==> flow/design.v <==
`timescale 1ns/100ps
module mult(
	input 			clk,				
	input 			rst_n,				
	input 			pipe_flush,				
	input 	[63:0] 	a,				
	input 	[63:0] 	b,				
	output 	[63:0] 	result				
);
	wire [63:0] result_tmp;
	reg [63:0] pipe_reg_0;
	reg [63:0] pipe_reg_1;
	assign result_tmp = a*b;
	assign result = pipe_reg_1;
	always@(posedge clk or negedge rst_n) begin
		if(~rst_n) begin
			pipe_reg_0 <= 0;
			pipe_reg_1 <= 0;
		end
		else if(pipe_flush) begin
			pipe_reg_0 <= 0;
			pipe_reg_1 <= 0;
		end
		else begin
			pipe_reg_0 <= result_tmp;
			pipe_reg_1 <= pipe_reg_0;
		end
	end
endmodule  
`timescale 1ns/100ps
module mult_top(
	input 							clk, 
	input							rst_n,
	input							pipe_flush,
	input 			[32-1:0] 	mcand,
	input 			[32-1:0] 	mplier,
	input 			[4:0]	 		func,
	output logic 	[32-1:0] 	result
);
	localparam [4:0] ALU_ADD    = 5'h00;
	localparam [4:0] ALU_MUL    = 5'h0a;
	localparam [4:0] ALU_MULH   = 5'h0b;
	localparam [4:0] ALU_MULHSU = 5'h0c;
	localparam [4:0] ALU_MULHU  = 5'h0d;
	logic [32-1:0] mcand_in, mplier_in;
    logic signed [32-1:0] signed_mcand_in, signed_mplier_in;
    logic [2*32-1:0] product_out;
	logic signed [2*32-1:0] signed_product_out;
	logic [4:0] func_d0;
	logic [4:0] func_d1;
	assign mcand_in = mcand;
    assign mplier_in = mplier;
    assign signed_mcand_in = mcand;
    assign signed_mplier_in = mplier;
	always@(posedge clk or negedge rst_n) begin 
		if(~rst_n)begin 
			func_d0 <= ALU_ADD;
			func_d1 <= ALU_ADD;
		end
		else if(pipe_flush)begin
			func_d0 <= ALU_ADD;
			func_d1 <= ALU_ADD;
		end
		else begin
			func_d0 <= func;
			func_d1 <= func_d0;
		end
	end
    always_comb begin
        case(func_d1)
            ALU_MUL:	begin
            	result = signed_product_out[32-1:0];
            end    
            ALU_MULH:	begin
            	result = signed_product_out[2*32-1:32];
            end   
            ALU_MULHSU:	begin
            	result = product_out[2*32-1:32];
            end
            ALU_MULHU:	begin
            	result = product_out[2*32-1:32];
            end  
            default:	begin
            	result = 32'hfacebeec;   
            end    
        endcase
    end
	mult u_mult_signed(
		.clk(clk),
		.rst_n(rst_n),
		.pipe_flush(pipe_flush),
		.a({{32{signed_mcand_in[31]}},signed_mcand_in}),
		.b({{32{signed_mplier_in[31]}},signed_mplier_in}),
		.result(signed_product_out)
	);
	mult u_mult_unsigned(
		.clk(clk),
		.rst_n(rst_n),
		.pipe_flush(pipe_flush),
		.a({{32{mcand_in[31] & (func == ALU_MULHSU)}},mcand_in}),
		.b({32'b0,mplier_in}),
		.result(product_out)
	);
endmodule
clock: 10.0 ns
lec_check: 0
abc_area: 1
cap_margin: 20
cell_pad_in_sites_global_placement: 0
core_aspect_ratio: 0.89
core_margin: 2
core_utilization: 58
cts_cluster_size: 55
gpl_routability_driven: 0
gpl_timing_driven: 0
max_routing_layer: met5
min_routing_layer: met1
place_density_lb_addon: 0.21
setup_slack_margin: 2.2
slew_margin: 10
run.sh (not shown) runs the stock make flow with config.mk's settings and CLKGATE_MAP_FILE=.
==> next run, changes <==
- ABC_AREA: 1 -> unset
- CELL_PAD_IN_SITES_GLOBAL_PLACEMENT: 0 -> unset
- CORE_ASPECT_RATIO: 0.89 -> unset
- CORE_UTILIZATION: 58 -> 68
- CTS_CLUSTER_SIZE: 55 -> 37
- GPL_ROUTABILITY_DRIVEN: 0 -> unset
- GPL_TIMING_DRIVEN: 0 -> unset
- MAX_ROUTING_LAYER: met5 -> met4
- MIN_ROUTING_LAYER: met1 -> unset
- PLACE_DENSITY_LB_ADDON: 0.21 -> unset
- SETUP_SLACK_MARGIN: 2.2 -> unset
- SLEW_MARGIN: 10 -> 20
- clock period: 10.0 -> 8.84 ns (I/O delays scaled with it)
After rerunning: This time the run ran to the end with violations: setup timing. Global-route usage goes up by 2.3 points. Clock-buffer cell count went up by 2. Hold slack is about the same. Worst setup slack gets worse by 2.5 ns. Final cell count came out lower by 9.1%. Die size goes down by 18%. Sequential share of layout area is about the same. Critical path depth is lower by 6. Area after synthesis fell by 4.2%.
==> next run, changes <==
- CORE_UTILIZATION: 68 -> 71
- MAX_ROUTING_LAYER: met4 -> unset
- SETUP_SLACK_MARGIN: unset -> 2.49
- clock period: 8.84 -> 8.68 ns (I/O delays scaled with it)
After rerunning:
- The new run aborted during global routing
- synthesized cell count stays the same
- area after synthesis stays the same
- die area went down by 4.2%
==> next run, changes <==
- CORE_UTILIZATION: 71 -> 72
- CTS_CLUSTER_DIAMETER: unset -> 28
- CTS_CLUSTER_SIZE: 37 -> unset
- PLACE_DENSITY_LB_ADDON: unset -> 0.3
- SETUP_SLACK_MARGIN: 2.49 -> unset
- clock period: 8.68 -> 11.0 ns (I/O delays scaled with it)
=>
- The new run finished with timing, DRC and antenna clean
- synthesized area is unchanged
- synthesized cell count stays the same
- die size falls by 1.4%

* * *

## yarrow
RTL: the design.v shown in full above, as it stands there.
Settings: LEC_CHECK=0, CAP_MARGIN=20, CORE_MARGIN=2, CORE_UTILIZATION=40, SLEW_MARGIN=20; clock period 13.0 ns.
Input changes introduced in xenon (baseline for comparison: yarrow):
- an added SETUP_SLACK_MARGIN of 2.47
- an added CTS_CLUSTER_SIZE of 33
- a change of CORE_UTILIZATION from 40 to 71
- a change of the clock period (ns, I/O delays scaled along) from 13.0 to 8.68
--- outcome ---
From yarrow to xenon the numbers moved as follows: average cell area after synthesis held steady, post-detailed-placement cell area increased by 11% relative to the old numbers, height of the die shows a reduction of about 25%.
The flow ended early for xenon: it failed with a tool error in 5_1_grt.
Number of resized instances in the post-cts repair step ends up higher on xenon.
[compare] base=yarrow new=xenon: post-synthesis compound-gate area fraction ~0 delta, count of buffers added by post-CTS timing repair for setup went up 217, x dimension of the die decreased about 25%, clock buffer count from CTS decreased by 13% relative to the old numbers.
Where area of the die is concerned, yarrow is outperformed by xenon.
diff inputs: xenon => juniper
- a change of CORE_UTILIZATION from 71 to 40
- a deleted SETUP_SLACK_MARGIN that had been 2.47
- a deleted CTS_CLUSTER_SIZE that had been 33
- a change of the clock period (ns, I/O delays scaled along) from 8.68 to 12.2
==> results <==
Out of xenon and juniper, the only run to close with the timing, DRC and antenna checks passing was juniper.
xenon did not finish; a tool error ended it in 5_1_grt.
juniper vs xenon, total setup buffers inserted after CTS went down by 217.
Compared to xenon, juniper has count of instances resized after the clock tree is built 1020 lower.
Re die size: juniper is about 80% up on xenon.
Y dimension of the die, xenon and juniper: higher on juniper
The run showing the smaller die boundary width is xenon.
Diff xenon -> juniper | cell row count | increase of 40
[compare] base=xenon new=juniper: share of synthesized area occupied by flip-flops and latches has remained practically unchanged, total CTS buffers has increased.
Changes in indigo relative to juniper:
- CORE_UTILIZATION: 40 -> 72
- TNS_END_PERCENT: unset -> 45
- CTS_CLUSTER_SIZE: unset -> 100
- the clock period (ns, I/O delays scaled along): 12.2 -> 7.34
==> comparison <==
Run status, indigo: aborted in 5_1_grt, error GRT-0232
Per the comparison of indigo with juniper, pre-CTS setup slack went down 2.46 ns; area of the die went down about 44%; final estimated routing congestion in global placement went up about 8%.
